==> inputs of violet <==
==> flow/design.v <==
module alu(alu_out, multiply_top_in, divide_top_in, multiplicand_or_divider_in, sel);  
    input [64:0] multiply_top_in;  
    input [64:0] divide_top_in;  
    input [64:0] multiplicand_or_divider_in;  
    input sel;  
    output [64:0] alu_out;  
    wire [64:0] sum;  
    wire [64:0] diff;  
    assign sum = multiplicand_or_divider_in + multiply_top_in;
    assign diff = divide_top_in - multiplicand_or_divider_in;
    assign alu_out = sel ? sum : diff;
endmodule
module control(clk, reset, start, m_d, data_in, alu_sel, ready, wr, initial_wr, sh_right, sh_left);  
    input clk, reset, start, m_d;  
    input [1:0] data_in;  
    output ready, wr, initial_wr, sh_right, sh_left, alu_sel;  
    wire ready_check;
    wire wr_check;
    wire initial_wr_check;
    wire sh_right_check;
    wire sh_left_check;
    wire mul_wr;
    wire div_wr;
    reg [1:0] state;
    reg [9:0] counter;
    always @(posedge clk) begin
        if (reset) begin  
            state <= 2'd0;
            counter <= 10'd0;
        end
        else begin  
            case (state)  
                2'b00: begin  
                    if (start == 1) state <= 2'b01;  
                end
                2'b01: begin  
                    counter <= 0;  
                    state <= 2'b10;  
                end
                2'b10: begin  
                    if (counter == 63) state <= 2'b00;  
                    counter <= counter + 1;  
                end
            endcase
        end
    end
    assign alu_sel = m_d;  
    assign mul_wr = data_in[0] && m_d;  
    assign div_wr = !(data_in[1] || m_d);  
    assign wr_check = (state == 2'b10) && (mul_wr || div_wr);  
    assign wr = wr_check ? 1 : 0;  
    assign initial_wr_check = (state == 2'b01);  
    assign initial_wr = initial_wr_check ? 1 : 0;  
    assign sh_right_check = (state == 2'b10) && m_d;  
    assign sh_right = sh_right_check ? 1 : 0;  
    assign sh_left_check = (state == 2'b10) && (!m_d);  
    assign sh_left = sh_left_check ? 1 : 0;  
    assign ready_check = (state == 2'b00);  
    assign ready = ready_check ? 1 : 0;  
endmodule
module multiplicand_n_divider_register(clk, reset, data_in, data_out);
    input [63:0] data_in;  
    input clk, reset;  
    output [63:0] data_out;  
    reg [63:0] mul_div_reg;  
    always @(posedge clk) begin
        if (reset)  
            mul_div_reg <= 64'd0;  
        else 
            mul_div_reg <= data_in;  
    end
    assign data_out = mul_div_reg;
endmodule
module result_register(clk, reset, data_in, wr, initial_data_in, initial_wr, sh_right, sh_left, result);
    input [64:0] data_in;  
    input [63:0] initial_data_in;  
    input clk, reset, wr, initial_wr, sh_right, sh_left;  
    output [128:0] result;  
    reg [128:0] result_reg;  
    always @(posedge clk) begin
        if (reset)  
            result_reg <= 129'd0;  
        else begin
            if (initial_wr == 1)  
                result_reg <= {65'd0, initial_data_in};  
            else begin
                if (wr && sh_right)  
                    result_reg <= {1'd0, data_in, result_reg[63:1]}; 
                else if (wr && sh_left)  
                    result_reg <= {data_in, result_reg[62:0], 1'b1};
                else if (sh_right)  
                    result_reg <= {1'd0, result_reg[128:1]};
                else if (sh_left)  
                    result_reg <= {result_reg[127:0], 1'b0};
            end
        end
    end
    assign result = result_reg;
endmodule
module multiply_n_divide_top(clk, reset, a_in, b_in, m_d, start, result, ready);
    input [63:0] a_in, b_in;  
    input clk, reset, start, m_d;  
    output ready;  
    output [128:0] result;  
    wire [63:0] mul_div_reg_out;  
    wire [64:0] alu_out;  
    wire [128:0] res_reg_out;  
    wire control_wr;  
    wire control_initial_wr;  
    wire control_sh_right;  
    wire control_alu_sel;  
    wire control_sh_left;  
    multiplicand_n_divider_register mndr1(
        .clk(clk),
        .reset(reset),
        .data_in(b_in),
        .data_out(mul_div_reg_out)
    );
    alu alu1(
        .multiply_top_in(res_reg_out[128:64]),
        .divide_top_in(res_reg_out[127:63]),
        .multiplicand_or_divider_in({1'b0,mul_div_reg_out}),
        .sel(control_alu_sel),
        .alu_out(alu_out)
    );
    result_register resr1(
        .clk(clk),
        .reset(reset),
        .data_in(alu_out),
        .wr(control_wr),
        .initial_data_in(a_in),
        .initial_wr(control_initial_wr),
        .sh_right(control_sh_right),
        .sh_left(control_sh_left),
        .result(res_reg_out)
    );
    control cu1(
        .clk(clk),
        .reset(reset),
        .start(start),
        .m_d(m_d),
        .data_in({alu_out[64], res_reg_out[0]}),
        .alu_sel(control_alu_sel),
        .ready(ready),
        .wr(control_wr),
        .initial_wr(control_initial_wr),
        .sh_right(control_sh_right),
        .sh_left(control_sh_left)
    );
    assign result = res_reg_out;
endmodule
==> flow/run.sh <==
#!/bin/bash
# the make line also repeats each setting of config.mk as NAME=value (left out here)
make -C /OpenROAD-flow-scripts/flow DESIGN_CONFIG=/design/flow/config.mk WORK_HOME=/design/flow/orfs CLKGATE_MAP_FILE= finish
==> flow/config.mk <==
export PLATFORM = sky130hd
export DESIGN_NAME = multiply_n_divide_top
export DESIGN_NICKNAME = multiply_n_divide_top
export VERILOG_FILES = /design/flow/design.v
export SDC_FILE = /design/flow/constraint.sdc
export NUM_CORES = 4
export LEC_CHECK = 0
export ABC_AREA = 1
export CAP_MARGIN = 20
export CELL_PAD_IN_SITES_DETAIL_PLACEMENT = 1
export CORE_MARGIN = 2
export CORE_UTILIZATION = 40
export HOLD_SLACK_MARGIN = 0.04
export PLACE_DENSITY_LB_ADDON = 0.14
export SETUP_SLACK_MARGIN = 0.57
export SLEW_MARGIN = 15
export TNS_END_PERCENT = 10
==> flow/constraint.sdc <==
create_clock -name core_clock -period 7.02 [get_ports {clk}]
set_input_delay 1.4040 -clock core_clock [delete_from_list [all_inputs] [get_ports {clk}]]
set_output_delay 1.4040 -clock core_clock [all_outputs]
set_load 0.01 [all_outputs]
==> umber: changes against violet <==
Settings changed: ABC_AREA 1 to 0, CELL_PAD_IN_SITES_DETAIL_PLACEMENT 1 to 0, CELL_PAD_IN_SITES_GLOBAL_PLACEMENT set to 2, CORE_MARGIN 2 to 6, CORE_UTILIZATION 40 to 41, CTS_CLUSTER_SIZE set to 73, HOLD_SLACK_MARGIN 0.04 to 0.15, MAX_ROUTING_LAYER set to met4, PLACE_DENSITY_LB_ADDON 0.14 to 0.09, TNS_END_PERCENT 10 to 30.
==> onyx: changes against violet <==
Settings changed: ABC_AREA 1 to not set, CELL_PAD_IN_SITES_DETAIL_PLACEMENT 1 to not set, HOLD_SLACK_MARGIN 0.04 to not set, PLACE_DENSITY_LB_ADDON 0.14 to not set, SETUP_SLACK_MARGIN 0.57 to not set, SLEW_MARGIN 15 to 20, TNS_END_PERCENT 10 to not set.
==> flow/constraint.sdc (replaced) <==
create_clock -name core_clock -period 4.5 [get_ports {clk}]
set_input_delay 0.9000 -clock core_clock [delete_from_list [all_inputs] [get_ports {clk}]]
set_output_delay 0.9000 -clock core_clock [all_outputs]
set_load 0.01 [all_outputs]
==> garnet: changes against violet <==
Settings changed: ABC_AREA 1 to not set, CELL_PAD_IN_SITES_DETAIL_PLACEMENT 1 to not set, CELL_PAD_IN_SITES_GLOBAL_PLACEMENT set to 1, CORE_ASPECT_RATIO set to 0.5, CORE_MARGIN 2 to 7, CORE_UTILIZATION 40 to 58, CTS_CLUSTER_DIAMETER set to 330, CTS_CLUSTER_SIZE set to 44, GPL_ROUTABILITY_DRIVEN set to 0, HOLD_SLACK_MARGIN 0.04 to not set, PLACE_DENSITY set to 0.42, PLACE_DENSITY_LB_ADDON 0.14 to not set, SETUP_SLACK_MARGIN 0.57 to -0.45, SLEW_MARGIN 15 to 20, TNS_END_PERCENT 10 to 20.
==> flow/constraint.sdc (replaced) <==
create_clock -name core_clock -period 4.5 [get_ports {clk}]
set_input_delay 0.9000 -clock core_clock [delete_from_list [all_inputs] [get_ports {clk}]]
set_output_delay 0.9000 -clock core_clock [all_outputs]
set_load 0.01 [all_outputs]
==> comparison <==
- garnet never finished: it broke off in global placement on GPL-0301. umber passed the timing, DRC and antenna checks. violet went through all stages and came out clean. onyx completed with no timing, DRC or antenna violations.
- Flip-flop count is the same in violet and onyx.
- The lowest clock skew belongs to onyx, the highest to umber.
- Against umber, the cell count of violet is higher by about 60%.
- Combinational power: onyx is higher than umber (58%).
- In sequential power, umber and violet hardly differ.
Power figures rest on the tool's default switching activity, not on a simulated workload.
